$ cat design/flow/design.v
`timescale 1ns / 1ps
module get_conv_target_angle(
input signed [19:0] target_angle,
output reg signed [19:0] target_angle_conv,
output reg [2:0] quadrant_loc
    );
  always@(*)
    begin
        if ((target_angle >{16'd90,4'd0}) && (target_angle <= {16'd180,4'd0})) target_angle_conv = target_angle - {16'd90,4'd0};
        else if ((target_angle >{16'd180,4'd0}) && (target_angle <= {16'd270,4'd0})) target_angle_conv = target_angle - {16'd180,4'd0};
        else if ((target_angle > {16'd270,4'd0}) && (target_angle <= {16'd360,4'd0})) target_angle_conv = target_angle - {16'd360,4'd0};
        else target_angle_conv = target_angle;
    end 
  always@(*)
    begin
        if ((target_angle >{16'd90,4'd0}) && (target_angle <= {16'd180,4'd0})) quadrant_loc = 3'd2;
        else if ((target_angle >{16'd180,4'd0}) && (target_angle <= {16'd270,4'd0})) quadrant_loc = 3'd3;
        else if ((target_angle > {16'd270,4'd0}) && (target_angle <= {16'd360,4'd0})) quadrant_loc = 3'd4;
        else quadrant_loc = 3'd1;
    end    
endmodule
`timescale 1ns / 1ps
module output_mapping(
input signed [19:0] x, 
input signed [19:0] y,
input [2:0] quadrant_loc,
output reg signed [19:0] x_res,
output reg signed [19:0] y_res
    );
always@(*)
    begin
        if (quadrant_loc == 3'd2) x_res = -y;
        else if (quadrant_loc == 3'd3) x_res = -x;
        else  x_res = x; 
    end
 always@(*)
   begin
     if (quadrant_loc == 3'd2)       y_res = x;
     else if (quadrant_loc == 3'd3)  y_res = -y;
     else                            y_res = y; 
   end
endmodule
`timescale 1ns / 1ps
module cordic_sin_cos(clk,rst,target_angle,x_res,y_res);
 input clk,rst;   
 input signed [19:0] target_angle;    
 output reg signed [19:0] x_res;  
 output reg signed [19:0] y_res;  
 wire signed [19:0] x_res_comb;  
 wire signed [19:0] y_res_comb;  
 reg signed [19:0] x [9:0];   
 reg signed [19:0] y [9:0];   
 wire signed[19:0] arc_tan [8:0];   
 reg  signed[19:0] z[8:0];   
 reg  d[8:0];  
 wire signed [19:0] target_angle_conv;   
 wire [2:0] quadrant_loc;  
 assign arc_tan[0] = {{6{1'b0}},10'b0000101101,4'b0000};    
 assign arc_tan[1] = {{6{1'b0}},10'b0000011010,4'b1001};    
 assign arc_tan[2] = {{6{1'b0}},10'b0000001110,4'b0000};    
 assign arc_tan[3] = {{6{1'b0}},10'b0000000111,4'b0010};    
 assign arc_tan[4] = {{6{1'b0}},10'b0000000011,4'b1001};    
 assign arc_tan[5] = {{6{1'b0}},10'b0000000001,4'b1100};    
 assign arc_tan[6] = {{6{1'b0}},10'b0000000000,4'b1110};    
 assign arc_tan[7] = {{6{1'b0}},10'b0000000000,4'b0111};    
 assign arc_tan[8] = {{6{1'b0}},10'b0000000000,4'b0011};    
 get_conv_target_angle conv_angle(.target_angle(target_angle),.target_angle_conv(target_angle_conv),.quadrant_loc(quadrant_loc));
 output_mapping out_map(.x(x[9][19:0]),.y(y[9][19:0]),.quadrant_loc(quadrant_loc),.x_res(x_res_comb),.y_res(y_res_comb));
 always@(posedge clk)
  begin
    if (rst == 0)
       begin
         x_res [19:0]     <= 20'b0;
         y_res [19:0]     <= 20'b0;  
       end 
    else 
       begin
         x_res [19:0] <= x_res_comb;
         y_res [19:0] <= y_res_comb;
       end
  end
 always@(*)
   begin
      x[0] = 20'b00001001101101110001;  
      y[0] = 20'b00000000000000000000;  
      z[0] = target_angle_conv;  
      d[0] = (z[0][19] == 0) ? 1 : 0;   
   end
 always@(*)
   begin
     x[1] = (d[0] == 1) ? (x[0] - y[0]) : (x[0]+y[0]);
     y[1] = (d[0] == 1) ? (y[0] + x[0]) : (y[0]-x[0]);
     z[1] = (d[0] == 1) ? (z[0] - arc_tan[0]) : (z[0]+arc_tan[0]);
     d[1] = (z[1][19] == 0) ? 1 : 0;
     x[2] = (d[1] == 1) ? (x[1] - (y[1]>>>1)) : (x[1]+(y[1]>>>1));
     y[2] = (d[1] == 1) ? (y[1] + (x[1]>>>1)) : (y[1]-(x[1]>>>1));
     z[2] = (d[1] == 1) ? (z[1] - arc_tan[1]) : (z[1]+arc_tan[1]);
     d[2] = (z[2][19] == 0) ? 1 : 0;   
     x[3] = (d[2] == 1) ? (x[2] - (y[2]>>>2)) : (x[2]+(y[2]>>>2));
     y[3] = (d[2] == 1) ? (y[2] + (x[2]>>>2)) : (y[2]-(x[2]>>>2));
     z[3] = (d[2] == 1) ? (z[2] - arc_tan[2]) : (z[2]+arc_tan[2]);
     d[3] = (z[3][19] == 0) ? 1 : 0; 
     x[4] = (d[3] == 1) ? (x[3] - (y[3]>>>3)) : (x[3]+(y[3]>>>3));
     y[4] = (d[3] == 1) ? (y[3] + (x[3]>>>3)) : (y[3]-(x[3]>>>3));
     z[4] = (d[3] == 1) ? (z[3] - arc_tan[3]) : (z[3]+arc_tan[3]);
     d[4] = (z[4][19] == 0) ? 1 : 0; 
     x[5] = (d[4] == 1) ? (x[4] - (y[4]>>>4)) : (x[4]+(y[4]>>>4));
     y[5] = (d[4] == 1) ? (y[4] + (x[4]>>>4)) : (y[4]-(x[4]>>>4));
     z[5] = (d[4] == 1) ? (z[4] - arc_tan[4]) : (z[4]+arc_tan[4]);
     d[5] = (z[5][19] == 0) ? 1 : 0; 
     x[6] = (d[5] == 1) ? (x[5] - (y[5]>>>5)) : (x[5]+(y[5]>>>5));
     y[6] = (d[5] == 1) ? (y[5] + (x[5]>>>5)) : (y[5]-(x[5]>>>5));
     z[6] = (d[5] == 1) ? (z[5] - arc_tan[5]) : (z[5]+arc_tan[5]);
     d[6] = (z[6][19] == 0) ? 1 : 0; 
     x[7] = (d[6] == 1) ? (x[6] - (y[6]>>>6)) : (x[6]+(y[6]>>>6));
     y[7] = (d[6] == 1) ? (y[6] + (x[6]>>>6)) : (y[6]-(x[6]>>>6));
     z[7] = (d[6] == 1) ? (z[6] - arc_tan[6]) : (z[6]+arc_tan[6]);
     d[7] = (z[7][19] == 0) ? 1 : 0; 
     x[8] = (d[7] == 1) ? (x[7] - (y[7]>>>7)) : (x[7]+(y[7]>>>7));
     y[8] = (d[7] == 1) ? (y[7] + (x[7]>>>7)) : (y[7]-(x[7]>>>7));
     z[8] = (d[7] == 1) ? (z[7] - arc_tan[7]) : (z[7]+arc_tan[7]);
     d[8] = (z[8][19] == 0) ? 1 : 0; 
     x[9] = (d[8] == 1) ? (x[8] - (y[8]>>>8)) : (x[8]+(y[8]>>>8));
     y[9] = (d[8] == 1) ? (y[8] + (x[8]>>>8)) : (y[8]-(x[8]>>>8));
     z[9] = (d[8] == 1) ? (z[8] - arc_tan[8]) : (z[8]+arc_tan[8]);
     d[9] = (z[9][19] == 0) ? 1 : 0; 
   end
endmodule
$ cat design/flow/run.sh
#!/bin/bash
# the make line also repeats each setting of config.mk as NAME=value (left out here)
make -C /OpenROAD-flow-scripts/flow DESIGN_CONFIG=/design/flow/config.mk WORK_HOME=/design/flow/orfs CLKGATE_MAP_FILE= finish
$ cat design/flow/config.mk
export PLATFORM = sky130hd
export DESIGN_NAME = cordic_sin_cos
export DESIGN_NICKNAME = cordic_sin_cos
export VERILOG_FILES = /design/flow/design.v
export SDC_FILE = /design/flow/constraint.sdc
export NUM_CORES = 4
export LEC_CHECK = 0
export CAP_MARGIN = 20
export CORE_ASPECT_RATIO = 1.46
export CORE_MARGIN = 8
export CORE_UTILIZATION = 64
export CTS_CLUSTER_DIAMETER = 147
export CTS_CLUSTER_SIZE = 100
export SETUP_SLACK_MARGIN = -0.21
export SLEW_MARGIN = 20
export TNS_END_PERCENT = 10
$ cat design/flow/constraint.sdc
create_clock -name core_clock -period 35.0 [get_ports {clk}]
set_input_delay 7.0000 -clock core_clock [delete_from_list [all_inputs] [get_ports {clk}]]
set_output_delay 7.0000 -clock core_clock [all_outputs]
set_load 0.01 [all_outputs]
==> metrics.csv, run 1 <==
stage,metric,value,unit
sta,Final min period,33280,ps
floorplanning,initial core utilization,64.5,%
grt,largest net degree at the start of global routing,44,
cts,total CTS buffers,5,
synthesis,Simple-Gate Area Share,19.5,%
sta,max-slew violation count,0,
worst_setup_path,"CP delay by family, top",AND-OR/OR-AND gates,
grt,via count of the first global-routing pass,22270,
synthesis,"Seq/Total Area, Yosys",3.55,%
worst_setup_path,max incr delay on CP,860,ps
synthesis,Top cells by area,"ha_1, xnor2_1, a21oi_1",
worst_hold_path,Hold EP,y_res[3]$_SDFF_PN0_,
worst_setup_path,CP most frequent cell,a21oi_1,
drt,Initial DRC Count,1487,
worst_setup_path,critical path depth,110,
drt,routed wire length,66200,um
synthesis,top cells by count,"ha_1, xnor2_1, a21oi_1",
layout,fillers,3108,
synthesis,Post-synth top flop,dfxtp_1,
floorplanning,DIE WIDTH,171,um
floorplanning,Die Ht,243,um
layout,Layout Nets,3609,
drt,drt drc,0,
drt,n_diodes,0,
synthesis,Main logic family,AND-OR/OR-AND gates,
grt,first-pass GRT wire length,106000,um
cts,Max clock buf depth,2,
synthesis,Synth cell types,97,
synthesis,yosys cell count,3113,
drt,via count,22867,
worst_setup_path,crit end category,register,
worst_setup_path,"Slowest-stage cell, CP",o41ai_1,
worst_setup_path,Crit path required time,35160,ps
floorplanning,std cell rows,83,
grt,antenna violations before repair,0,
place,post-DP HPWL,55300,um
synthesis,AO/OA Area Share,28.2,%
place,gpl congestion,1.03,
layout,Layout Area Growth over Synthesis,7.73,%
grt,Total Routing Usage GR,30.3,%
cts,CTS H-tree lvls,2,
place,area post-placement,0.0237,mm2
synthesis,Top cell area share,22.6,%
worst_setup_path,CP endpoint,y_res[17]$_SDFF_PN0_,
worst_setup_path,CP Launch Type,input pin,
synthesis,most instantiated library cell after synthesis,ha_1,
synthesis,Mapped Avg Cell Area,7.25,um2
worst_setup_path,crit path buf inv count,10,
worst_setup_path,crit path max fanout,14,
floorplanning,chip area,0.0416,mm2
worst_setup_path,CP startpoint,target_angle[18],
run_status,outcome,timing/DRC/antenna clean,
worst_hold_path,Worst Hold Path Cells,4,
worst_setup_path,Crit Path Category,in2reg,
layout,Final Util,69.5,%
synthesis,Adder Area Share,24.3,%
drt,DRT Pass-1 Iters,9,
worst_setup_path,critical path arrival,33440,ps
synthesis,xor/xnor share,18.5,%
sta,Hold Fails Final Rpt,0,
sta,Setup Viol. Count Final,0,
cts,hold_buf cts,0,
floorplanning,I/O pins,62,
run,Log Warnings,51,
drt,antenna-violating nets left,0,
worst_hold_path,hold_sp,rst,
cts,clock-pin slew on the worst setup and hold paths,60,ps
synthesis,YS chip area,0.0226,mm2
place,port bufs,61,
worst_hold_path,Hold Path Class,in2reg,
grt,GRT overflow,0,
synthesis,"FFs w/ async S/R, synth",0,%
sta,Peak Freq,30.1,MHz
synthesis,Yosys top cell by area,ha_1,
synthesis,Yosys reg bits,40,
synthesis,Gate Count Post-Synth,3113,
sta,Final Cycle Share,95.1,%
sta,Worst slew margin,30.4,%
floorplanning,core area,0.0350,mm2
synthesis,Synth mux share,1.41,%
synthesis,floorplan net count,3562,
synthesis,Syn Std Cell Area,0.0226,mm2
cts,clk sink count,40,
synthesis,Post-synth EDFFs,0,
drt,number of vias per cell,6.30,
layout,Finished Cell Area,0.0243,mm2
run,Max Cap Violations,0,
synthesis,Ys Warns,11,
sta,worst-margin pin slew,1040,ps
cts,root buffer cell,clkbuf_16,
drt,WL per Instance,18.3,um
cts,CTS tree,built,
## what timing repair did
action / 4_1_cts / 5_1_grt
pin swaps: 1 / 5
resized: 3 / 69
cloned: 1 / 2
endpoints found under the setup margin: 11 / 34
setup buffers: 0 / 16
## layout make-up
cell class | count | area [um2] | area share (%)
clock buffers | 5 | 125 | 0.515
inverters | 215 | 821 | 3.38
well taps | 467 | 584 | 2.40
clock inverters | 3 | 46.3 | 0.190
flip-flops and latches | 40 | 801 | 3.29
repair buffers | 92 | 888 | 3.65
multi-input cells | 2806 | 21000 | 86.6
## metal layers
| layer | wire length (um) | GRT usage (%) | share of wire, % | vias up |
|---|---|---|---|---|
| li1 | - | - | - | 11311 |
| met1 | 26000 | 32.4 | 39 | 10633 |
| met2 | 34300 | 57.6 | 52 | 690 |
| met3 | 2140 | 1.74 | 3.2 | 233 |
| met4 | 3810 | 16.4 | 5.8 | 0 |
| met5 | 0 | 0 | 0 | - |
## metrics by stage
stage | worst slack, ps | cells | TNS [ps] | hold WS (ps)
6_report | 1720 | 3628 | 0 | 7550
5_1_grt | -327 | 3628 | -1760 | 7600
4_1_cts | -115 | 3610 | -224 | 7540
3_5_place_dp | -1040 | 3601 | -8760 | 7740
3_3_place_gp | -178 | 3601 | -407 | 7740
2_1_floorplan | 777 | 3113 | 0 | 7240
==> run 2: changes to the inputs <==
CAP_MARGIN = 10   (was 20)
CORE_ASPECT_RATIO = default   (was 1.46)
CORE_MARGIN = 2   (was 8)
CORE_UTILIZATION = 72   (was 64)
CTS_CLUSTER_DIAMETER = default   (was 147)
CTS_CLUSTER_SIZE = default   (was 100)
PLACE_DENSITY_LB_ADDON = 0.0   (was default)
SETUP_SLACK_MARGIN = 3.15   (was -0.21)
TNS_END_PERCENT = default   (was 10)
clock period = 22.7 ns   (was 35.0 ns; I/O delays follow)
==> run 2 against run 1 <==
Against the previous run:
- the run now fails in 3_5_place_dp
- die size fell by 21%
- synthesized area unchanged
- synthesized cell count did not move
==> metrics.csv, run 2 <==
stage,metric,value,unit
run_status,outcome,aborted with a tool error,
run_status,Exit stage,3_5_place_dp,
run_status,tool error,"[ERROR DPL-0038] Utilization greater than 100%, impossible to legalize",
synthesis,Yosys reg bits,40,
synthesis,most instantiated library cell after synthesis,ha_1,
synthesis,AO/OA Area Share,28.2,%
synthesis,Gate Count Post-Synth,3113,
synthesis,Main logic family,AND-OR/OR-AND gates,
synthesis,Synth cell types,97,
floorplanning,Die Ht,181,um
synthesis,Ys Warns,11,
synthesis,"Seq/Total Area, Yosys",3.55,%
synthesis,Synth mux share,1.41,%
synthesis,Simple-Gate Area Share,19.5,%
place,gpl congestion,1.03,
synthesis,Adder Area Share,24.3,%
synthesis,Top cell area share,22.6,%
synthesis,Post-synth top flop,dfxtp_1,
floorplanning,DIE WIDTH,181,um
synthesis,Mapped Avg Cell Area,7.25,um2
synthesis,Post-synth EDFFs,0,
synthesis,xor/xnor share,18.5,%
floorplanning,I/O pins,62,
floorplanning,std cell rows,64,
synthesis,yosys cell count,3113,
place,port bufs,61,
synthesis,Syn Std Cell Area,0.0226,mm2
synthesis,top cells by count,"ha_1, xnor2_1, a21oi_1",
floorplanning,initial core utilization,73.4,%
synthesis,floorplan net count,3562,
synthesis,Yosys top cell by area,ha_1,
synthesis,YS chip area,0.0226,mm2
floorplanning,chip area,0.0328,mm2
floorplanning,core area,0.0307,mm2
synthesis,"FFs w/ async S/R, synth",0,%
synthesis,Top cells by area,"ha_1, xnor2_1, a21oi_1",
## run 2: metrics by stage
step | setup WS [ps] | hold slack, ps
floorplan | -3790 | 4780
global placement | -4330 | 5280
==> run 3: changes to the inputs <==
CAP_MARGIN = 35   (was 10)
CELL_PAD_IN_SITES_GLOBAL_PLACEMENT = 2   (was default)
CORE_UTILIZATION = 37   (was 72)
CTS_CLUSTER_DIAMETER = 84   (was default)
PLACE_DENSITY_LB_ADDON = 0.21   (was 0.0)
SETUP_SLACK_MARGIN = 0.31   (was 3.15)
SLEW_MARGIN = 30   (was 20)
TNS_END_PERCENT = 80   (was default)
clock period = 44.8 ns   (was 22.7 ns; I/O delays follow)
==> run 3 against run 2 <==
Against the previous run:
- now clean on timing, DRC and antenna
- die size grew 92%
- synthesized cell count is the same
- synthesized area is the same
==> metrics.csv, run 3 <==
stage,metric,value,unit
run_status,outcome,timing/DRC/antenna clean,
worst_setup_path,crit end category,register,
run,Max Cap Violations,0,
sta,Worst slew margin,35.1,%
drt,drt drc,0,
synthesis,Main logic family,AND-OR/OR-AND gates,
worst_setup_path,Crit path required time,44970,ps
worst_setup_path,CP Launch Type,input pin,
worst_setup_path,Crit Path Category,in2reg,
drt,routed wire length,71300,um
floorplanning,I/O pins,62,
sta,Final Cycle Share,91.1,%
place,area post-placement,0.0241,mm2
grt,antenna violations before repair,0,
synthesis,Mapped Avg Cell Area,7.25,um2
grt,met2 GRT Util,41.0,%
synthesis,"FFs w/ async S/R, synth",0,%
synthesis,floorplan net count,3562,
sta,max-slew violation count,0,
drt,via count,21831,
worst_setup_path,max incr delay on CP,750,ps
grt,Total Routing Usage GR,21.7,%
place,post-DP HPWL,61000,um
cts,CTS H-tree lvls,2,
worst_setup_path,critical path arrival,40980,ps
synthesis,Post-synth EDFFs,0,
synthesis,Simple-Gate Area Share,19.5,%
synthesis,yosys cell count,3113,
place,gpl congestion,0.896,
synthesis,top cells by count,"ha_1, xnor2_1, a21oi_1",
place,Placed Cells,3917,
worst_setup_path,CP endpoint,x_res[18]$_SDFF_PN0_,
drt,Initial DRC Count,1217,
worst_setup_path,crit path max fanout,43,
synthesis,"Seq/Total Area, Yosys",3.55,%
synthesis,YS chip area,0.0226,mm2
worst_setup_path,"Slowest-stage cell, CP",clkdlybuf4s50_1,
synthesis,Post-synth top flop,dfxtp_1,
grt,GRT overflow,0,
cts,total CTS buffers,5,
floorplanning,initial core utilization,37.4,%
synthesis,Gate Count Post-Synth,3113,
worst_setup_path,crit path buf inv count,12,
worst_setup_path,critical path depth,134,
grt,largest net degree at the start of global routing,44,
synthesis,Yosys top cell by area,ha_1,
layout,fin cells,3925,
layout,Finished Cell Area,0.0243,mm2
sta,Setup Viol. Count Final,0,
cts,root buffer cell,clkbuf_16,
grt,M3 GR Usage,0.559,%
worst_hold_path,Worst Hold Path Cells,3,
sta,fin worst setup slack,3990,ps
layout,Layout Nets,3591,
worst_setup_path,"CP delay by family, top",AND-OR/OR-AND gates,
sta,Min Hold Slack,9550,ps
synthesis,Top cells by area,"ha_1, xnor2_1, a21oi_1",
sta,setup_tns,0,ps
cts,"Setup Fix Bufs, Post-CTS",0,
grt,grt peak-use layer,met2,
place,port bufs,61,
sta,worst-margin pin slew,958,ps
drt,WL per Instance,18.2,um
synthesis,most instantiated library cell after synthesis,ha_1,
synthesis,Yosys reg bits,40,
worst_setup_path,CP most frequent cell,o21ai_0,
synthesis,Ys Warns,11,
sta,Final min period,40810,ps
synthesis,Syn Std Cell Area,0.0226,mm2
drt,n_diodes,0,
drt,number of vias per cell,5.56,
sta,RSZ-0062 raised after global routing,no,
grt,via count of the first global-routing pass,20850,
worst_hold_path,Hold EP,x_res[16]$_SDFF_PN0_,
drt,DRT Pass-1 Iters,6,
worst_setup_path,CP startpoint,target_angle[0],
run,Log Warnings,49,
cts,clock-pin slew on the worst setup and hold paths,60,ps
synthesis,Synth cell types,97,
drt,antenna-violating nets left,0,
cts,Max clock buf depth,2,
layout,Layout Area Growth over Synthesis,7.47,%
floorplanning,Die Ht,251,um
place,Place WS,3580,ps
sta,Hold Fails Final Rpt,0,
floorplanning,std cell rows,90,
cts,CTS tree,built,
floorplanning,core area,0.0604,mm2
worst_hold_path,Hold Path Class,in2reg,
grt,first-pass GRT wire length,112000,um
worst_hold_path,hold_sp,rst,
synthesis,Synth mux share,1.41,%
sta,Peak Freq,24.5,MHz
grt,grt met1 use,27.9,%
synthesis,xor/xnor share,18.5,%
cts,clk sink count,40,
synthesis,AO/OA Area Share,28.2,%
floorplanning,DIE WIDTH,251,um
synthesis,Adder Area Share,24.3,%
floorplanning,chip area,0.0630,mm2
synthesis,Top cell area share,22.6,%
## run 3: per-layer routing
metal,part of all wire [%],up-vias,wire length [um]
met5,0,-,0
met4,1.6,0,1120
met3,1.7,48,1220
met2,50,274,35500
met1,47,10235,33500
li1,-,11274,-
## run 3: area by class of cell
class | instances | area, um2
timing repair buffer | 77 | 724
clock inverter | 2 | 15.0
tap | 782 | 978
sequential | 40 | 801
inverter | 215 | 811
fill | 6296 | 36100
multi-input combinational | 2803 | 20800
clock buffer | 6 | 139
## run 3: stage by stage
step	util [%]
final	40.2
after global routing	40.2
after CTS	40.2
after detailed placement	39.9
after global placement	39.9
after floorplan	-
## run 3: timing repair
| item | 4_1_cts | 5_1_grt |
|---|---|---|
| hold buffers | 0 | 0 |
| endpoints found under the setup margin | 0 | 2 |
| gates resized | 0 | 1 |
==> run 4: changes to the inputs <==
ABC_AREA = 1   (was default)
CAP_MARGIN = 20   (was 35)
CELL_PAD_IN_SITES_GLOBAL_PLACEMENT = default   (was 2)
CORE_UTILIZATION = 60   (was 37)
CTS_CLUSTER_DIAMETER = default   (was 84)
CTS_CLUSTER_SIZE = 97   (was default)
PLACE_DENSITY_LB_ADDON = default   (was 0.21)
SETUP_SLACK_MARGIN = default   (was 0.31)
SLEW_MARGIN = 20   (was 30)
TNS_END_PERCENT = default   (was 80)
clock period = 25.3 ns   (was 44.8 ns; I/O delays follow)
==> run 4 against run 3 <==
Against the previous run:
- the flow now stops in 5_1_grt
- synthesized cell count is 15% higher
- die size decreased by 37%
- synthesized area grew 1.1%
==> metrics.csv, run 4 <==
stage,metric,value,unit
cts,hold_buf cts,0,
synthesis,Syn Std Cell Area,0.0228,mm2
synthesis,Main logic family,simple AND/OR/NAND/NOR gates,
synthesis,yosys cell count,3584,
floorplanning,Die Ht,199,um
cts,clk sink count,40,
cts,CTS H-tree lvls,2,
synthesis,top cells by count,"nand2_1, inv_1, ha_1",
place,Placed Cells,4697,
synthesis,Ys Warns,11,
synthesis,AO/OA Area Share,18.3,%
place,gpl congestion,1.02,
synthesis,Simple-Gate Area Share,25.0,%
synthesis,Post-synth top flop,dfxtp_1,
synthesis,Adder Area Share,24.0,%
synthesis,Top cells by area,"ha_1, xor2_1, nand2_1",
floorplanning,std cell rows,71,
cts,Max clock buf depth,2,
synthesis,most instantiated library cell after synthesis,nand2_1,
synthesis,"Seq/Total Area, Yosys",3.51,%
floorplanning,initial core utilization,60.7,%
synthesis,Gate Count Post-Synth,3584,
place,post-DP HPWL,60100,um
synthesis,"FFs w/ async S/R, synth",0,%
cts,total CTS buffers,5,
synthesis,YS chip area,0.0228,mm2
run_status,outcome,aborted with a tool error,
floorplanning,core area,0.0376,mm2
synthesis,Mapped Avg Cell Area,6.37,um2
run_status,Exit stage,5_1_grt,
floorplanning,chip area,0.0396,mm2
synthesis,Synth cell types,64,
synthesis,Top cell area share,22.4,%
synthesis,xor/xnor share,18.4,%
synthesis,Yosys reg bits,40,
synthesis,Post-synth EDFFs,0,
synthesis,Yosys top cell by area,ha_1,
synthesis,floorplan net count,4033,
place,port bufs,61,
synthesis,Synth mux share,0,%
floorplanning,I/O pins,62,
cts,root buffer cell,clkbuf_16,
floorplanning,DIE WIDTH,199,um
run 4: stage by stage:
stage                     TNS, ps  util (%)  cell area, um2  setup slack, ps
after CTS                       0      76.5           28800             7.53
after floorplan                 0         -           22900             40.3
after global placement       -434      75.2           28300             -191
after detailed placement    -9210      75.2           28300             -855
run 4: what timing repair did:
action                                 in CTS
setup buffers                              11
resized                                    62
setup endpoints to repair                  17
endpoints found under the hold margin       0
pin swaps                                  18
==> run 5: changes to the inputs <==
ABC_AREA = default   (was 1)
CTS_CLUSTER_SIZE = default   (was 97)
SETUP_SLACK_MARGIN = -0.14   (was default)
clock period = 28.6 ns   (was 25.3 ns; I/O delays follow)
==> run 5 against run 4 <==
Against the previous run:
- now fails the layout checks on max-capacitance violations, negative setup slack
- synthesized cell count decreased by 13%
- synthesized area decreased by 1.1%
- die size decreased by 1.1%
==> metrics.csv, run 5 <==
stage,metric,value,unit
cts,CTS tree,built,
synthesis,Top cell area share,22.6,%
synthesis,floorplan net count,3562,
synthesis,AO/OA Area Share,28.2,%
worst_setup_path,crit path max fanout,10,
sta,Peak Freq,31.1,MHz
synthesis,Synth cell types,97,
place,gpl congestion,0.991,
run_status,outcome,failed layout checks,
drt,drt drc,0,
layout,Layout Area Growth over Synthesis,50.4,%
layout,Finished Cell Area,0.0339,mm2
synthesis,Top cells by area,"ha_1, xnor2_1, a21oi_1",
grt,Total Routing Usage GR,37.3,%
sta,Hold Fails Final Rpt,0,
sta,Worst slew margin,1.51,%
worst_hold_path,Hold EP,y_res[3]$_SDFF_PN0_,
synthesis,Yosys top cell by area,ha_1,
worst_setup_path,max incr delay on CP,870,ps
worst_hold_path,Worst Hold Path Cells,4,
grt,antenna violations before repair,13,
sta,Final Cycle Share,112,%
cts,hold_buf cts,0,
floorplanning,I/O pins,62,
grt,GRT overflow,0,
synthesis,Adder Area Share,24.3,%
worst_setup_path,CP most frequent cell,a21oi_2,
worst_setup_path,Crit path required time,28750,ps
grt,via count of the first global-routing pass,26031,
sta,Setup Viol. Count Final,38,
worst_setup_path,crit path buf inv count,21,
run_status,Failed Checks,"max-capacitance violations, negative setup slack",
floorplanning,DIE WIDTH,198,um
synthesis,Post-synth top flop,dfxtp_1,
grt,first-pass GRT wire length,122000,um
worst_setup_path,"Slowest-stage cell, CP",xnor2_1,
sta,RSZ-0062 raised after global routing,yes,
place,area post-placement,0.0296,mm2
sta,Final min period,32110,ps
worst_setup_path,CP endpoint,y_res[18]$_SDFF_PN0_,
synthesis,YS chip area,0.0226,mm2
synthesis,"FFs w/ async S/R, synth",0,%
floorplanning,initial core utilization,60.5,%
drt,via count,31908,
layout,Layout Nets,4490,
synthesis,Synth mux share,1.41,%
worst_setup_path,CP Launch Type,input pin,
sta,max-slew violation count,0,
synthesis,Gate Count Post-Synth,3113,
synthesis,Ys Warns,11,
place,post-DP HPWL,64000,um
worst_hold_path,hold_sp,rst,
synthesis,Syn Std Cell Area,0.0226,mm2
cts,clock-pin slew on the worst setup and hold paths,60,ps
floorplanning,std cell rows,71,
cts,clk sink count,40,
worst_setup_path,"CP delay by family, top",AND-OR/OR-AND gates,
synthesis,top cells by count,"ha_1, xnor2_1, a21oi_1",
worst_setup_path,critical path arrival,32260,ps
synthesis,Mapped Avg Cell Area,7.25,um2
grt,largest net degree at the start of global routing,44,
cts,Max clock buf depth,2,
cts,root buffer cell,clkbuf_16,
drt,Initial DRC Count,5095,
floorplanning,chip area,0.0392,mm2
synthesis,Main logic family,AND-OR/OR-AND gates,
place,Place WS,-1020,ps
drt,antenna-violating nets left,0,
drt,routed wire length,114000,um
run,Log Warnings,53,
synthesis,xor/xnor share,18.5,%
worst_hold_path,Hold Path Class,in2reg,
cts,CTS H-tree lvls,2,
run,Max Cap Violations,1,
drt,number of vias per cell,7.05,
drt,DRT Pass-1 Iters,12,
worst_setup_path,CP startpoint,target_angle[17],
synthesis,yosys cell count,3113,
worst_setup_path,Crit Path Category,in2reg,
worst_setup_path,critical path depth,123,
place,port bufs,61,
sta,fin worst setup slack,-3510,ps
floorplanning,Die Ht,198,um
sta,worst-margin pin slew,1470,ps
synthesis,most instantiated library cell after synthesis,ha_1,
synthesis,"Seq/Total Area, Yosys",3.55,%
synthesis,Yosys reg bits,40,
cts,total CTS buffers,5,
synthesis,Simple-Gate Area Share,19.5,%
synthesis,Post-synth EDFFs,0,
floorplanning,core area,0.0373,mm2
worst_setup_path,crit end category,register,
drt,WL per Instance,25.2,um
run 5: layer usage:
| metal | GRT usage (%) | routed length, um | share of wire [%] |
|---|---|---|---|
| met1 | 43.4 | 37400 | 33 |
| met2 | 70.4 | 48200 | 42 |
| met3 | 3.08 | 15800 | 14 |
| met4 | 14.6 | 12100 | 11 |
| met5 | 0 | 437 | 0.38 |
run 5: through the flow:
| stage | TNS [ps] | std cells | util, % | hold slack (ps) |
|---|---|---|---|---|
| final | -84400 | 4525 | 90.9 | 6290 |
| after global routing | -134400 | 4521 | 90.9 | 6340 |
| after CTS | -491 | 4392 | 80.5 | 6270 |
| after detailed placement | -10350 | 4374 | 79.3 | 6460 |
| after global placement | -952 | 4374 | 79.3 | 6460 |
| after floorplan | -614 | 3113 | - | 5960 |
run 5: area by class of cell:
type                    count  area (um2)
clock inverters             2        10.0
flip-flops and latches     40         801
multi-input cells        2803       23800
clock buffers               6         139
well taps                 474         593
inverters                 215         825
diodes                      9        22.5
fillers                  1540        3380
repair buffers            976        7700
run 5: what timing repair did:
action | in CTS | in global routing
setup endpoints to repair | 14 | 31
gates resized | 50 | 667
buffers inserted | 10 | 124
gates cloned | 0 | 2
pin swaps | 17 | 356
==> run 6: changes to the inputs <==
ABC_AREA = 1   (was default)
CAP_MARGIN = 25   (was 20)
CELL_PAD_IN_SITES_DETAIL_PLACEMENT = 2   (was default)
CELL_PAD_IN_SITES_GLOBAL_PLACEMENT = 2   (was default)
CORE_ASPECT_RATIO = 0.77   (was default)
CORE_MARGIN = 3   (was 2)
CTS_CLUSTER_DIAMETER = 175   (was default)
CTS_CLUSTER_SIZE = 79   (was default)
GPL_ROUTABILITY_DRIVEN = 0   (was default)
GPL_TIMING_DRIVEN = 1   (was default)
HOLD_SLACK_MARGIN = 0.29   (was default)
MAX_ROUTING_LAYER = met5   (was default)
MIN_ROUTING_LAYER = met2   (was default)
PLACE_DENSITY_LB_ADDON = 0.21   (was default)
SETUP_SLACK_MARGIN = 5.0   (was -0.14)
SLEW_MARGIN = 30   (was 20)
TNS_END_PERCENT = 35   (was default)
clock period = 44.8 ns   (was 28.6 ns; I/O delays follow)
==> run 6 against run 5 <==
Against the previous run:
- the run now fails in 3_1_place_gp_skip_io
- die size is 3.2% higher
- synthesized cell count is 15% higher
- synthesized area is 1.1% higher
==> metrics.csv, run 6 <==
stage,metric,value,unit
synthesis,Yosys reg bits,40,
floorplanning,core area,0.0374,mm2
synthesis,most instantiated library cell after synthesis,nand2_1,
synthesis,Yosys top cell by area,ha_1,
floorplanning,Die Ht,177,um
run_status,Exit stage,3_1_place_gp_skip_io,
synthesis,AO/OA Area Share,18.3,%
synthesis,Synth mux share,0,%
synthesis,Mapped Avg Cell Area,6.37,um2
synthesis,"FFs w/ async S/R, synth",0,%
floorplanning,std cell rows,62,
synthesis,Post-synth EDFFs,0,
synthesis,yosys cell count,3584,
synthesis,Simple-Gate Area Share,25.0,%
synthesis,floorplan net count,4033,
synthesis,"Seq/Total Area, Yosys",3.51,%
synthesis,Top cells by area,"ha_1, xor2_1, nand2_1",
synthesis,Main logic family,simple AND/OR/NAND/NOR gates,
synthesis,Gate Count Post-Synth,3584,
run_status,outcome,aborted with a tool error,
synthesis,YS chip area,0.0228,mm2
synthesis,Synth cell types,64,
synthesis,Post-synth top flop,dfxtp_1,
run_status,tool error,[ERROR FLW-0024] Place density exceeds 1.0 (current PLACE_DENSITY_LB_ADDON =  0.21). Please check if the value of  PLACE_DENSITY_LB_ADDON is between 0 and 0.99.,
synthesis,Top cell area share,22.4,%
synthesis,Syn Std Cell Area,0.0228,mm2
synthesis,xor/xnor share,18.4,%
floorplanning,chip area,0.0404,mm2
floorplanning,DIE WIDTH,228,um
floorplanning,initial core utilization,61.0,%
synthesis,top cells by count,"nand2_1, inv_1, ha_1",
synthesis,Adder Area Share,24.0,%
synthesis,Ys Warns,11,
==> run 7: changes to the inputs <==
ABC_AREA = default   (was 1)
CAP_MARGIN = 20   (was 25)
CELL_PAD_IN_SITES_DETAIL_PLACEMENT = default   (was 2)
CELL_PAD_IN_SITES_GLOBAL_PLACEMENT = default   (was 2)
CORE_ASPECT_RATIO = default   (was 0.77)
CORE_MARGIN = 2   (was 3)
CORE_UTILIZATION = 58   (was 60)
CTS_CLUSTER_DIAMETER = default   (was 175)
CTS_CLUSTER_SIZE = default   (was 79)
GPL_ROUTABILITY_DRIVEN = default   (was 0)
GPL_TIMING_DRIVEN = default   (was 1)
HOLD_SLACK_MARGIN = default   (was 0.29)
MAX_ROUTING_LAYER = default   (was met5)
MIN_ROUTING_LAYER = default   (was met2)
PLACE_DENSITY_LB_ADDON = default   (was 0.21)
SETUP_SLACK_MARGIN = -2.0   (was 5.0)
SLEW_MARGIN = 20   (was 30)
TNS_END_PERCENT = default   (was 35)
clock period = 27.8 ns   (was 44.8 ns; I/O delays follow)
==> run 7 against run 6 <==
Against the previous run:
- now fails the layout checks on negative setup slack
- die size increased by 0.19%
- synthesized area decreased by 1.1%
- synthesized cell count decreased by 13%
==> metrics.csv, run 7 <==
stage,metric,value,unit
floorplanning,core area,0.0386,mm2
floorplanning,chip area,0.0405,mm2
worst_setup_path,crit path max fanout,10,
drt,routed wire length,96900,um
floorplanning,std cell rows,72,
sta,Worst slew margin,19.4,%
worst_setup_path,CP Launch Type,input pin,
drt,via count,30311,
worst_setup_path,"Slowest-stage cell, CP",o21ai_0,
synthesis,Gate Count Post-Synth,3113,
run_status,Failed Checks,negative setup slack,
cts,clk sink count,40,
synthesis,top cells by count,"ha_1, xnor2_1, a21oi_1",
cts,total CTS buffers,5,
synthesis,Synth cell types,97,
floorplanning,initial core utilization,58.5,%
synthesis,xor/xnor share,18.5,%
sta,setup_tns,-70870,ps
place,port bufs,61,
worst_setup_path,critical path depth,131,
synthesis,Mapped Avg Cell Area,7.25,um2
sta,Hold Fails Final Rpt,0,
drt,drt drc,0,
sta,Peak Freq,32.0,MHz
synthesis,"Seq/Total Area, Yosys",3.55,%
worst_hold_path,Worst Hold Path Cells,4,
sta,RSZ-0062 raised after global routing,yes,
synthesis,Main logic family,AND-OR/OR-AND gates,
place,gpl congestion,0.983,
layout,Gate Area,0.0217,mm2
sta,max-slew violation count,0,
cts,hold_buf cts,0,
worst_setup_path,CP startpoint,target_angle[7],
synthesis,Yosys reg bits,40,
worst_setup_path,crit end category,register,
drt,Initial DRC Count,2669,
sta,Final min period,31260,ps
synthesis,Post-synth top flop,dfxtp_1,
cts,Max clock buf depth,2,
synthesis,Simple-Gate Area Share,19.5,%
synthesis,floorplan net count,3562,
sta,worst-margin pin slew,1200,ps
worst_setup_path,CP endpoint,x_res[15]$_SDFF_PN0_,
cts,root buffer cell,clkbuf_16,
sta,fin worst setup slack,-3460,ps
grt,Total Routing Usage GR,39.2,%
synthesis,Syn Std Cell Area,0.0226,mm2
worst_setup_path,max incr delay on CP,760,ps
synthesis,"FFs w/ async S/R, synth",0,%
floorplanning,I/O pins,62,
drt,DRT Pass-1 Iters,8,
layout,fillers,1981,
place,Placed Cells,4841,
drt,WL per Instance,19.9,um
grt,via count of the first global-routing pass,28939,
worst_hold_path,hold_sp,rst,
run,Max Cap Violations,0,
drt,number of vias per cell,6.22,
synthesis,yosys cell count,3113,
cts,CTS tree,built,
sta,Setup Viol. Count Final,37,
worst_setup_path,CP most frequent cell,o21bai_1,
worst_setup_path,critical path arrival,31500,ps
sta,Final Cycle Share,112,%
layout,fin cells,4874,
synthesis,AO/OA Area Share,28.2,%
run_status,outcome,failed layout checks,
synthesis,Top cells by area,"ha_1, xnor2_1, a21oi_1",
layout,Layout Nets,4803,
layout,Layout Area Growth over Synthesis,50.9,%
worst_hold_path,Hold EP,y_res[2]$_SDFF_PN0_,
worst_setup_path,"CP delay by family, top",AND-OR/OR-AND gates,
cts,clock-pin slew on the worst setup and hold paths,70,ps
synthesis,Adder Area Share,24.3,%
worst_setup_path,Crit Path Category,in2reg,
grt,antenna violations before repair,3,
grt,largest net degree at the start of global routing,44,
floorplanning,Die Ht,201,um
layout,Reg area,801,um2
synthesis,most instantiated library cell after synthesis,ha_1,
worst_setup_path,Crit path required time,28050,ps
synthesis,Post-synth EDFFs,0,
run,Log Warnings,53,
synthesis,Synth mux share,1.41,%
synthesis,Yosys top cell by area,ha_1,
grt,GRT overflow,0,
drt,antenna-violating nets left,0,
grt,first-pass GRT wire length,134000,um
synthesis,Top cell area share,22.6,%
cts,CTS H-tree lvls,2,
place,post-DP HPWL,70300,um
floorplanning,DIE WIDTH,201,um
worst_hold_path,Hold Path Class,in2reg,
synthesis,Ys Warns,11,
worst_setup_path,crit path buf inv count,17,
synthesis,YS chip area,0.0226,mm2
==> run 7: area by class of cell <==
| cell class | instances | share of cell area [%] |
|---|---|---|
| multi-input combinational | 2804 | 63.7 |
| timing repair buffer | 1288 | 29.1 |
| inverter | 215 | 2.41 |
| sequential | 40 | 2.35 |
| tap | 518 | 1.90 |
| clock buffer | 5 | 0.367 |
| clock inverter | 3 | 0.125 |
| antenna | 1 | 0.00735 |
==> run 7: per-layer routing <==
layer	up-vias	track usage, %	share of wire [%]
met5	-	0	0.027
met4	4	19.7	8.1
met3	775	3.37	8.6
met2	1786	73.7	47
met1	14049	44.0	36
li1	13697	-	-
==> run 7: repair_timing <==
| action | in CTS | in global routing |
|---|---|---|
| gates cloned | 0 | 2 |
| endpoints found under the setup margin | 3 | 32 |
| endpoints found under the hold margin | 0 | 0 |
| pin swaps | 0 | 71 |
| gates resized | 5 | 250 |
| setup buffers | 0 | 29 |
==> run 7: per-stage QoR <==
stage               cell area, um2  worst slack (ps)  hold WS, ps  utilization (%)
global route                 34000             -4800         6150             88.3
floorplan                    22700             -1970         5800                -
detailed placement           32700             -2210         6300             84.9
global placement             32700             -1210         6300             84.9
finish                       34100             -3460         6150             88.3
CTS                          32900             -1990         6120             85.4
==> run 8: changes to the inputs <==
CAP_MARGIN = 10   (was 20)
CORE_ASPECT_RATIO = 1.62   (was default)
CORE_UTILIZATION = 59   (was 58)
CTS_CLUSTER_DIAMETER = 76   (was default)
CTS_CLUSTER_SIZE = 99   (was default)
SETUP_SLACK_MARGIN = default   (was -2.0)
TNS_END_PERCENT = 5   (was default)
clock period = 35.0 ns   (was 27.8 ns; I/O delays follow)
==> run 8 against run 7 <==
Against the previous run:
- synthesized cell count stayed put
- utilization is 24 points lower
- highest routed layer is now met4
- largest cell class unchanged
- sequential share of layout area is 0.94 points higher
- final cell count is 25% lower
- worst hold slack better by 1400 ps
- critical path depth is 14 lower
- now clean on timing, DRC and antenna
==> metrics.csv, run 8 <==
stage,metric,value,unit
run_status,outcome,timing/DRC/antenna clean,
floorplanning,chip area,0.0399,mm2
sta,worst-margin pin slew,1110,ps
drt,drt drc,0,
drt,via count,22658,
drt,antenna-violating nets left,0,
sta,max-slew violation count,0,
drt,Initial DRC Count,1333,
synthesis,Post-synth EDFFs,0,
worst_setup_path,crit end category,register,
run,Log Warnings,52,
sta,Final min period,33410,ps
synthesis,most instantiated library cell after synthesis,ha_1,
drt,number of vias per cell,6.18,
worst_hold_path,hold_sp,rst,
synthesis,Syn Std Cell Area,0.0226,mm2
cts,CTS tree,built,
synthesis,Top cell area share,22.6,%
place,post-DP HPWL,57400,um
worst_setup_path,"CP delay by family, top",AND-OR/OR-AND gates,
worst_setup_path,crit path max fanout,33,
synthesis,Post-synth top flop,dfxtp_1,
synthesis,xor/xnor share,18.5,%
floorplanning,DIE WIDTH,158,um
cts,CTS H-tree lvls,2,
synthesis,Synth mux share,1.41,%
sta,Setup Viol. Count Final,0,
worst_setup_path,CP startpoint,target_angle[1],
synthesis,Mapped Avg Cell Area,7.25,um2
cts,total CTS buffers,5,
synthesis,floorplan net count,3562,
worst_setup_path,max incr delay on CP,610,ps
cts,clk sink count,40,
worst_hold_path,Worst Hold Path Cells,4,
worst_setup_path,CP endpoint,x_res[19]$_SDFF_PN0_,
synthesis,Top cells by area,"ha_1, xnor2_1, a21oi_1",
floorplanning,Die Ht,253,um
drt,WL per Instance,18.6,um
cts,root buffer cell,clkbuf_16,
worst_hold_path,Hold EP,y_res[3]$_SDFF_PN0_,
synthesis,top cells by count,"ha_1, xnor2_1, a21oi_1",
grt,first-pass GRT wire length,109000,um
floorplanning,core area,0.0379,mm2
synthesis,"FFs w/ async S/R, synth",0,%
worst_setup_path,"Slowest-stage cell, CP",or4b_2,
synthesis,Ys Warns,11,
worst_setup_path,critical path depth,117,
synthesis,Adder Area Share,24.3,%
synthesis,Gate Count Post-Synth,3113,
grt,GRT overflow,0,
synthesis,YS chip area,0.0226,mm2
floorplanning,initial core utilization,59.5,%
synthesis,"Seq/Total Area, Yosys",3.55,%
layout,Layout Nets,3602,
synthesis,yosys cell count,3113,
grt,Total Routing Usage GR,33.2,%
synthesis,Yosys reg bits,40,
cts,Max clock buf depth,2,
sta,Worst slew margin,25.7,%
floorplanning,I/O pins,62,
grt,antenna violations before repair,0,
worst_setup_path,CP Launch Type,input pin,
worst_hold_path,Hold Path Class,in2reg,
cts,clock-pin slew on the worst setup and hold paths,60,ps
layout,Final Util,64.1,%
grt,largest net degree at the start of global routing,44,
layout,Layout Area Growth over Synthesis,7.73,%
sta,Hold Fails Final Rpt,0,
worst_setup_path,Crit path required time,35220,ps
floorplanning,std cell rows,91,
worst_setup_path,Crit Path Category,in2reg,
grt,via count of the first global-routing pass,22248,
worst_setup_path,critical path arrival,33630,ps
worst_setup_path,CP most frequent cell,a21oi_1,
synthesis,Yosys top cell by area,ha_1,
sta,Final Cycle Share,95.5,%
synthesis,AO/OA Area Share,28.2,%
place,port bufs,61,
synthesis,Main logic family,AND-OR/OR-AND gates,
drt,routed wire length,68200,um
drt,DRT Pass-1 Iters,6,
drt,n_diodes,0,
worst_setup_path,crit path buf inv count,6,
place,gpl congestion,0.965,
sta,RSZ-0062 raised after global routing,yes,
run,Max Cap Violations,0,
sta,Peak Freq,29.9,MHz
synthesis,Simple-Gate Area Share,19.5,%
synthesis,Synth cell types,97,
-- run 8: cell type report --
class	instances	area (um2)
Multi-Input combinational cell	2804	21100
Fill cell	3518	13600
Timing Repair Buffer	87	852
Inverter	215	820
Sequential cell	40	801
Tap cell	511	639
Clock buffer	5	125
Clock inverter	2	12.5
-- run 8: what timing repair did --
| item | CTS | global route |
|---|---|---|
| gates cloned | 0 | 1 |
| hold buffers | 0 | 0 |
| endpoints found under the setup margin | 9 | 32 |
| endpoints found under the hold margin | 0 | 0 |
| pin swaps | 0 | 5 |
| setup buffers | 0 | 8 |
| gates resized | 3 | 70 |
-- run 8: layer usage --
layer	vias to the layer above	global-route usage, %	part of all wire [%]
met5	-	0	0
met4	0	18.8	5.9
met3	210	3.30	3.0
met2	564	63.2	53
met1	10607	34.7	38
li1	11277	-	-
-- run 8: per-stage QoR --
stage | TNS (ps) | worst slack, ps | std cells | instance area, um2 | hold WS, ps
6_report | 0 | 1590 | 3664 | 24300 | 7570
5_1_grt | -459 | -134 | 3664 | 24300 | 7600
4_1_cts | 0 | 164 | 3655 | 23900 | 7560
3_5_place_dp | -4770 | -655 | 3648 | 23800 | 7740
3_3_place_gp | 0 | 83.8 | 3648 | 23800 | 7740
2_1_floorplan | 0 | 777 | 3113 | 22600 | 7240
==> run 9: changes to the inputs <==
ABC_AREA = 1   (was default)
CAP_MARGIN = 20   (was 10)
CORE_ASPECT_RATIO = 1.39   (was 1.62)
CORE_UTILIZATION = 72   (was 59)
CTS_CLUSTER_DIAMETER = 240   (was 76)
CTS_CLUSTER_SIZE = 97   (was 99)
HOLD_SLACK_MARGIN = 0.18   (was default)
PLACE_DENSITY = 0.4   (was default)
SETUP_SLACK_MARGIN = 4.33   (was default)
TNS_END_PERCENT = 50   (was 5)
clock period = 32.4 ns   (was 35.0 ns; I/O delays follow)
==> run 9 against run 8 <==
Against the previous run:
- the run now fails in 5_1_grt
- synthesized cell count rose by 15%
- die size fell by 17%
- synthesized area rose by 1.1%
==> metrics.csv, run 9 <==
stage,metric,value,unit
synthesis,Simple-Gate Area Share,25.0,%
floorplanning,chip area,0.0331,mm2
synthesis,Gate Count Post-Synth,3584,
synthesis,Yosys reg bits,40,
synthesis,Post-synth top flop,dfxtp_1,
synthesis,Adder Area Share,24.0,%
synthesis,Synth cell types,64,
floorplanning,DIE WIDTH,155,um
cts,root buffer cell,clkbuf_16,
place,gpl congestion,1.07,
synthesis,floorplan net count,4033,
cts,Max clock buf depth,2,
synthesis,YS chip area,0.0228,mm2
grt,GRT overflow,717,
synthesis,Top cells by area,"ha_1, xor2_1, nand2_1",
grt,Total Routing Usage GR,86.6,%
run_status,outcome,aborted with a tool error,
place,port bufs,61,
cts,CTS H-tree lvls,2,
place,area post-placement,0.0238,mm2
floorplanning,std cell rows,76,
synthesis,"FFs w/ async S/R, synth",0,%
synthesis,most instantiated library cell after synthesis,nand2_1,
cts,hold_buf cts,0,
synthesis,Post-synth EDFFs,0,
run_status,Exit stage,5_1_grt,
floorplanning,Die Ht,214,um
synthesis,top cells by count,"nand2_1, inv_1, ha_1",
synthesis,Syn Std Cell Area,0.0228,mm2
synthesis,Top cell area share,22.4,%
synthesis,Synth mux share,0,%
run_status,tool error,[ERROR GRT-0232] Routing congestion too high. Check the congestion heatmap in the GUI.,
cts,total CTS buffers,5,
floorplanning,I/O pins,62,
synthesis,"Seq/Total Area, Yosys",3.51,%
synthesis,Ys Warns,11,
floorplanning,initial core utilization,73.4,%
synthesis,AO/OA Area Share,18.3,%
floorplanning,core area,0.0311,mm2
synthesis,Main logic family,simple AND/OR/NAND/NOR gates,
synthesis,Mapped Avg Cell Area,6.37,um2
synthesis,xor/xnor share,18.4,%
place,post-DP HPWL,54600,um
cts,clk sink count,40,
synthesis,yosys cell count,3584,
synthesis,Yosys top cell by area,ha_1,
-- run 9: stage by stage --
stage / setup WS (ps) / std cells
after floorplan: 4420 / 3584
after CTS: 4380 / 4061
after detailed placement: 27.4 / 4009
after global placement: 987 / 4009
-- run 9: per-layer routing --
layer / GRT usage, % / GRT overflow
met2: 105 / 450
met4: 99.2 / 224
met1: 80.3 / 15
met5: 35.0 / 0
met3: 72.0 / 28
-- run 9: what timing repair did --
action / in CTS
pin swaps: 29
hold endpoints to repair: 0
buffers inserted: 44
gates resized: 170
setup endpoints to repair: 40
==> run 10: changes to the inputs <==
ABC_AREA = default   (was 1)
CELL_PAD_IN_SITES_GLOBAL_PLACEMENT = 2   (was default)
CORE_ASPECT_RATIO = default   (was 1.39)
CORE_UTILIZATION = 40   (was 72)
CTS_CLUSTER_DIAMETER = default   (was 240)
CTS_CLUSTER_SIZE = default   (was 97)
GPL_ROUTABILITY_DRIVEN = 0   (was default)
GPL_TIMING_DRIVEN = 1   (was default)
HOLD_SLACK_MARGIN = default   (was 0.18)
PLACE_DENSITY = default   (was 0.4)
SETUP_SLACK_MARGIN = default   (was 4.33)
SLEW_MARGIN = 35   (was 20)
TNS_END_PERCENT = 65   (was 50)
clock period = 31.3 ns   (was 32.4 ns; I/O delays follow)
==> run 10 against run 9 <==
Against the previous run:
- now clean on timing, DRC and antenna
- die size grew 76%
- synthesized area shrank 1.1%
- synthesized cell count shrank 13%
==> metrics.csv, run 10 <==
stage,metric,value,unit
synthesis,Top cell area share,22.6,%
floorplanning,DIE WIDTH,242,um
floorplanning,I/O pins,62,
cts,clock-pin slew on the worst setup and hold paths,60,ps
worst_setup_path,crit path buf inv count,9,
synthesis,Top cells by area,"ha_1, xnor2_1, a21oi_1",
cts,hold_buf cts,0,
worst_setup_path,critical path depth,124,
worst_hold_path,Hold Path Class,in2reg,
sta,Hold Fails Final Rpt,0,
synthesis,Synth cell types,97,
worst_hold_path,hold_sp,rst,
grt,antenna violations before repair,1,
layout,fin cells,4007,
synthesis,Post-synth top flop,dfxtp_1,
drt,n_diodes,0,
worst_hold_path,Hold EP,y_res[2]$_SDFF_PN0_,
worst_setup_path,Crit path required time,31520,ps
worst_hold_path,Worst Hold Path Cells,4,
place,Place WS,-658,ps
synthesis,Ys Warns,11,
layout,Finished Cell Area,0.0264,mm2
sta,Final Cycle Share,95.1,%
floorplanning,Die Ht,242,um
worst_setup_path,CP Launch Type,input pin,
grt,via count of the first global-routing pass,21216,
floorplanning,initial core utilization,40.3,%
synthesis,Synth mux share,1.41,%
synthesis,Syn Std Cell Area,0.0226,mm2
worst_setup_path,crit path max fanout,23,
synthesis,Simple-Gate Area Share,19.5,%
floorplanning,chip area,0.0583,mm2
place,port bufs,61,
drt,number of vias per cell,5.59,
drt,drt drc,0,
sta,fin worst setup slack,1530,ps
synthesis,AO/OA Area Share,28.2,%
synthesis,top cells by count,"ha_1, xnor2_1, a21oi_1",
grt,first-pass GRT wire length,116000,um
place,area post-placement,0.0247,mm2
synthesis,"Seq/Total Area, Yosys",3.55,%
worst_setup_path,crit end category,register,
drt,Initial DRC Count,1277,
floorplanning,core area,0.0561,mm2
sta,worst-margin pin slew,874,ps
grt,GRT overflow,0,
synthesis,yosys cell count,3113,
synthesis,Adder Area Share,24.3,%
sta,setup_tns,0,ps
place,post-DP HPWL,62800,um
sta,Setup Viol. Count Final,0,
synthesis,Yosys reg bits,40,
worst_setup_path,max incr delay on CP,560,ps
drt,DRT Pass-1 Iters,7,
synthesis,Main logic family,AND-OR/OR-AND gates,
worst_setup_path,CP startpoint,target_angle[13],
layout,Layout Nets,3699,
grt,Total Routing Usage GR,24.0,%
worst_setup_path,CP endpoint,x_res[19]$_SDFF_PN0_,
cts,clk sink count,40,
worst_setup_path,Crit Path Category,in2reg,
cts,CTS H-tree lvls,2,
drt,WL per Instance,18.4,um
cts,total CTS buffers,5,
worst_setup_path,"Slowest-stage cell, CP",xor2_1,
sta,Peak Freq,33.6,MHz
run_status,outcome,timing/DRC/antenna clean,
synthesis,Yosys top cell by area,ha_1,
cts,root buffer cell,clkbuf_16,
synthesis,xor/xnor share,18.5,%
drt,routed wire length,73900,um
place,Placed Cells,3971,
drt,antenna-violating nets left,0,
worst_setup_path,"CP delay by family, top",AND-OR/OR-AND gates,
synthesis,most instantiated library cell after synthesis,ha_1,
drt,via count,22391,
sta,Final min period,29770,ps
worst_setup_path,CP most frequent cell,a21o_1,
synthesis,floorplan net count,3562,
run,Log Warnings,51,
sta,max-slew violation count,0,
grt,largest net degree at the start of global routing,44,
synthesis,Gate Count Post-Synth,3113,
synthesis,Mapped Avg Cell Area,7.25,um2
floorplanning,std cell rows,87,
layout,Layout Area Growth over Synthesis,17.0,%
cts,CTS tree,built,
cts,Max clock buf depth,2,
synthesis,"FFs w/ async S/R, synth",0,%
sta,Worst slew margin,41.6,%
run,Max Cap Violations,0,
synthesis,Post-synth EDFFs,0,
worst_setup_path,critical path arrival,29990,ps
synthesis,YS chip area,0.0226,mm2
run 10: cell type report:
type | instances | area, um2
inverters | 215 | 818
clock buffers | 5 | 125
well taps | 756 | 946
flip-flops and latches | 40 | 801
fillers | 5705 | 29700
clock inverters | 3 | 42.5
multi-input cells | 2803 | 22000
repair buffers | 185 | 1630
run 10: repair_timing:
item,CTS,global route
pin swaps,4,41
setup buffers,4,24
gates resized,22,287
setup endpoints to repair,10,32
run 10: through the flow:
| step | hold slack [ps] | utilization, % |
|---|---|---|
| after floorplan | 6500 | - |
| after global placement | 7000 | 44.0 |
| after detailed placement | 6990 | 44.0 |
| after CTS | 6820 | 44.6 |
| after global routing | 6860 | 47.1 |
| final | 6820 | 47.1 |
run 10: routing by layer:
metal	share of wire [%]	track usage, %	vias to the layer above
met2	49	43.2	335
met3	2.4	0.377	71
met5	0.014	0	-
li1	-	-	11480
met4	2.1	4.29	2
met1	47	32.4	10503
==> run 11: changes to the inputs <==
CELL_PAD_IN_SITES_GLOBAL_PLACEMENT = default   (was 2)
CORE_UTILIZATION = 68   (was 40)
GPL_ROUTABILITY_DRIVEN = default   (was 0)
GPL_TIMING_DRIVEN = default   (was 1)
MAX_ROUTING_LAYER = met4   (was default)
SETUP_SLACK_MARGIN = -2.0   (was default)
SLEW_MARGIN = 20   (was 35)
TNS_END_PERCENT = 5   (was 65)
clock period = 28.2 ns   (was 31.3 ns; I/O delays follow)
==> run 11 against run 10 <==
Against the previous run:
- the run now fails in 4_1_cts
- die size fell by 41%
- synthesized cell count did not move
- synthesized area did not move
==> metrics.csv, run 11 <==
stage,metric,value,unit
synthesis,"Seq/Total Area, Yosys",3.55,%
place,Place WS,-4090,ps
synthesis,Synth mux share,1.41,%
floorplanning,chip area,0.0347,mm2
synthesis,Top cells by area,"ha_1, xnor2_1, a21oi_1",
floorplanning,Die Ht,186,um
synthesis,YS chip area,0.0226,mm2
synthesis,Yosys top cell by area,ha_1,
synthesis,yosys cell count,3113,
synthesis,Post-synth top flop,dfxtp_1,
synthesis,Adder Area Share,24.3,%
run_status,tool error,"[ERROR DPL-0038] Utilization greater than 100%, impossible to legalize",
synthesis,Gate Count Post-Synth,3113,
floorplanning,DIE WIDTH,186,um
floorplanning,initial core utilization,69.2,%
floorplanning,std cell rows,66,
synthesis,Synth cell types,97,
synthesis,Post-synth EDFFs,0,
synthesis,Yosys reg bits,40,
synthesis,floorplan net count,3562,
synthesis,top cells by count,"ha_1, xnor2_1, a21oi_1",
synthesis,most instantiated library cell after synthesis,ha_1,
synthesis,Top cell area share,22.6,%
synthesis,"FFs w/ async S/R, synth",0,%
place,gpl congestion,1.05,
run_status,Exit stage,4_1_cts,
synthesis,Main logic family,AND-OR/OR-AND gates,
synthesis,AO/OA Area Share,28.2,%
synthesis,xor/xnor share,18.5,%
synthesis,Simple-Gate Area Share,19.5,%
floorplanning,core area,0.0326,mm2
synthesis,Mapped Avg Cell Area,7.25,um2
synthesis,Syn Std Cell Area,0.0226,mm2
floorplanning,I/O pins,62,
run_status,outcome,aborted with a tool error,
place,post-DP HPWL,88300,um
place,port bufs,61,
synthesis,Ys Warns,11,
==> run 11: per-stage QoR <==
step,cell area [um2],std cells
floorplan,22600,3113
global placement,31800,4652
detailed placement,31800,4652
==> run 12: changes to the inputs <==
CELL_PAD_IN_SITES_DETAIL_PLACEMENT = 2   (was default)
CORE_ASPECT_RATIO = 1.63   (was default)
CORE_UTILIZATION = 57   (was 68)
CTS_CLUSTER_SIZE = 72   (was default)
MAX_ROUTING_LAYER = default   (was met4)
PLACE_DENSITY = 0.75   (was default)
SETUP_SLACK_MARGIN = 3.84   (was -2.0)
TNS_END_PERCENT = 100   (was 5)
clock period = 39.6 ns   (was 28.2 ns; I/O delays follow)
==> run 12 against run 11 <==
Against the previous run:
- the flow stops in 3_5_place_dp
- synthesized area unchanged
- synthesized cell count unchanged
- die size increased by 19%
==> metrics.csv, run 12 <==
stage,metric,value,unit
floorplanning,std cell rows,93,
synthesis,Post-synth top flop,dfxtp_1,
synthesis,YS chip area,0.0226,mm2
synthesis,Synth cell types,97,
synthesis,top cells by count,"ha_1, xnor2_1, a21oi_1",
synthesis,Post-synth EDFFs,0,
place,port bufs,61,
floorplanning,Die Ht,258,um
synthesis,Yosys top cell by area,ha_1,
floorplanning,core area,0.0393,mm2
synthesis,Main logic family,AND-OR/OR-AND gates,
run_status,tool error,[ERROR DPL-0033] detailed placement checks failed during check placement.,
synthesis,Top cell area share,22.6,%
synthesis,"Seq/Total Area, Yosys",3.55,%
synthesis,"FFs w/ async S/R, synth",0,%
floorplanning,initial core utilization,57.4,%
run_status,Exit stage,3_5_place_dp,
synthesis,Adder Area Share,24.3,%
synthesis,Gate Count Post-Synth,3113,
synthesis,most instantiated library cell after synthesis,ha_1,
synthesis,Synth mux share,1.41,%
synthesis,AO/OA Area Share,28.2,%
run_status,outcome,aborted with a tool error,
synthesis,Syn Std Cell Area,0.0226,mm2
synthesis,yosys cell count,3113,
synthesis,Simple-Gate Area Share,19.5,%
place,gpl congestion,0.995,
synthesis,floorplan net count,3562,
floorplanning,I/O pins,62,
synthesis,Top cells by area,"ha_1, xnor2_1, a21oi_1",
floorplanning,DIE WIDTH,160,um
synthesis,Yosys reg bits,40,
synthesis,Ys Warns,11,
floorplanning,chip area,0.0412,mm2
synthesis,xor/xnor share,18.5,%
synthesis,Mapped Avg Cell Area,7.25,um2
## run 12: through the flow
stage | cells | cell area, um2 | hold WS, ps
2_1_floorplan | 3113 | 22600 | 8160
3_3_place_gp | 3655 | 23700 | 8660
